== old ==
Design synth_top, start of the top module:
module synth_top(
    input clk,
    input rst,
    input btnL,
    input [15:0] sw,
    output [3:0] led,
	output pmod_1,	 
	output pmod_2,	 
	output pmod_4	 
    );
    wire trigger_noise;
    debounce dn(trigger_noise, btnL, clk);
    assign led = sw[3:0];
    assign pmod_2 = 1'd1;	 
    assign pmod_4 = 1'd1;	 
    wire sample_tick;
    wire noise_tick;
    wire rst_n;
    button br(clk, rst, rst_n);
    clock_divider cd(
        clk,
        rst_n,
        16'd1024,
        sample_tick
    );
    clock_divider cdn(
        clk,
        rst_n,
        {16'd0, 16'b1110_1110_0110_0001},
        noise_tick
    );
    wire wnotecd, wnotecd2;
    clock_divider cdnote(
        clk,
        rst_n,
        32'd250_000,
        wnotecd
    );
    clock_divider cdnote2(
        clk,
        rst_n,
        32'd125_000,
        wnotecd2
    );
    reg [15:0] pulse1_wave_len;
    reg [15:0] pulse2_wave_len;
    reg [15:0] tri_wave_len;
    parameter [0:31] score_amp1 = 32'b1111_1111_1111_1111_0000_0000_0000_0000;
    parameter [0:31] score_amp2 = 32'b1000_0010_1000_0000_0000_0000_0000_0000;
    reg [4:0] score_ptr;
    always @(posedge clk) begin
        if (score_ptr == 5'd0) begin
            pulse2_wave_len <= 16'd148;
        end else begin
            pulse2_wave_len <= 16'd187;
        end
        if (~rst_n) begin
            tri_wave_len <= 16'd1493;
        end else begin
            if (wnotecd) begin
                if (tri_wave_len == 16'd747) begin
                    tri_wave_len <= 16'd1493;
                end else begin
                    tri_wave_len <= 16'd747;
                end
            end else begin
                tri_wave_len <= tri_wave_len;
  ...
Settings: LEC_CHECK=0, CAP_MARGIN=40, CORE_MARGIN=2, CORE_UTILIZATION=44, CTS_CLUSTER_DIAMETER=88, CTS_CLUSTER_SIZE=25, GPL_ROUTABILITY_DRIVEN=0, PLACE_DENSITY=0.37, SETUP_SLACK_MARGIN=5.0, SLEW_MARGIN=20; clock period 52.9 ns.
run.sh (not shown) runs the stock make flow with config.mk's settings and CLKGATE_MAP_FILE=.
old finished every stage; the final checks, however, were not passed, the failures being setup timing.
--- input diff old..new ---
- CAP_MARGIN now 20, was 40
- PLACE_DENSITY no longer set, was 0.37
- CORE_UTILIZATION now 40, was 44
- CTS_CLUSTER_SIZE no longer set, was 25
- SETUP_SLACK_MARGIN no longer set, was 5.0
- CTS_CLUSTER_DIAMETER no longer set, was 88
- GPL_ROUTABILITY_DRIVEN no longer set, was 0
- the clock period (ns, I/O delays scaled along) now 57.9, was 52.9
Notes after the runs:
new finished all stages; layout check result: FAIL, due to setup timing.
Against old, new reports a sum of routed wire segments on met1 that is lower.
Looking at critical path depth, new sits about 2% lower than old does.
Side by side, period utilization turned out lower in new than in old.
Number of sinks handled by clock tree synthesis: new vs old identical
Changes observed in new relative to old: combinational fraction of the cell area up 0.83 points.

Starting RTL as in the previous note.
make LEC_CHECK=0 ABC_AREA=1 CAP_MARGIN=10 CELL_PAD_IN_SITES_DETAIL_PLACEMENT=2 CELL_PAD_IN_SITES_GLOBAL_PLACEMENT=2 CORE_ASPECT_RATIO=1.55 CORE_MARGIN=4 CORE_UTILIZATION=24 CTS_CLUSTER_DIAMETER=351 GPL_ROUTABILITY_DRIVEN=1 HOLD_SLACK_MARGIN=0.21 MIN_ROUTING_LAYER=met1 PLACE_DENSITY=0.89 SETUP_SLACK_MARGIN=1.81 SLEW_MARGIN=20 finish   # period 105.0 ns
Edit:
Settings changed: ABC_AREA 1 to default, CAP_MARGIN 10 to 20, CELL_PAD_IN_SITES_DETAIL_PLACEMENT 2 to default, CELL_PAD_IN_SITES_GLOBAL_PLACEMENT 2 to default, CORE_ASPECT_RATIO 1.55 to default, CORE_MARGIN 4 to 2, CORE_UTILIZATION 24 to 40, CTS_CLUSTER_DIAMETER 351 to default, GPL_ROUTABILITY_DRIVEN 1 to default, HOLD_SLACK_MARGIN 0.21 to default, MIN_ROUTING_LAYER met1 to default, PLACE_DENSITY 0.89 to default, SETUP_SLACK_MARGIN 1.81 to default.
Clock period 105.0 ns to 95.5 ns, I/O delays scaled along.
Worst hold slack got worse by 0.051 ns.
Utilization goes up by 18 points.
Cell area is lower by 3.6%.
Cell count falls by 23%.
Sequential share of layout area goes up by 0.36 points.
Wire length goes down by 46%.
Setup slack improves by 1.0 ns.
Global-route usage rises by 0.54 points.
Edit:
Clock period 95.5 ns to 100.0 ns, I/O delays scaled along.
Result: Wire length goes down by 1.5%. Die area stays the same. Via count goes down by about 0.8%.
Edit:
Settings changed: ABC_AREA from default to 1, CORE_ASPECT_RATIO from default to 1.32, CORE_MARGIN 2 to 10, CORE_UTILIZATION 40 to 46, CTS_CLUSTER_SIZE from default to 11, GPL_ROUTABILITY_DRIVEN from default to 0, GPL_TIMING_DRIVEN from default to 0, MAX_ROUTING_LAYER from default to met5, PLACE_DENSITY from default to 0.62, SETUP_SLACK_MARGIN from default to 3.78, SLEW_MARGIN 20 to 10, TNS_END_PERCENT from default to 50.
=> The new run finished with timing, DRC and antenna clean; global-route usage hardly moves; flip-flop count stays the same; non-clock buffer count falls by 53; sequential share of layout area falls by 0.30 points.
Edit:
Settings changed: ABC_AREA 1 to default, CORE_ASPECT_RATIO 1.32 to default, CORE_MARGIN 10 to 2, CORE_UTILIZATION 46 to 40, CTS_CLUSTER_DIAMETER from default to 138, CTS_CLUSTER_SIZE 11 to default, GPL_ROUTABILITY_DRIVEN 0 to default, GPL_TIMING_DRIVEN 0 to default, MAX_ROUTING_LAYER met5 to default, PLACE_DENSITY 0.62 to default, PLACE_DENSITY_LB_ADDON from default to 0.26, SETUP_SLACK_MARGIN 3.78 to default, SLEW_MARGIN 10 to 20, TNS_END_PERCENT 50 to default.
=>
- The changed run finished clean
- routed wire length rose slightly
- hold slack gets worse by 0.0032 ns
- die size rose slightly
- via count fell by a few percent
- maximum frequency fell by a few percent
- worst setup slack gets worse by 6.1 ns
- utilization fell by 6.2 points
- critical path depth fell by 226
- count of clock-buffer cells in the layout fell by 3
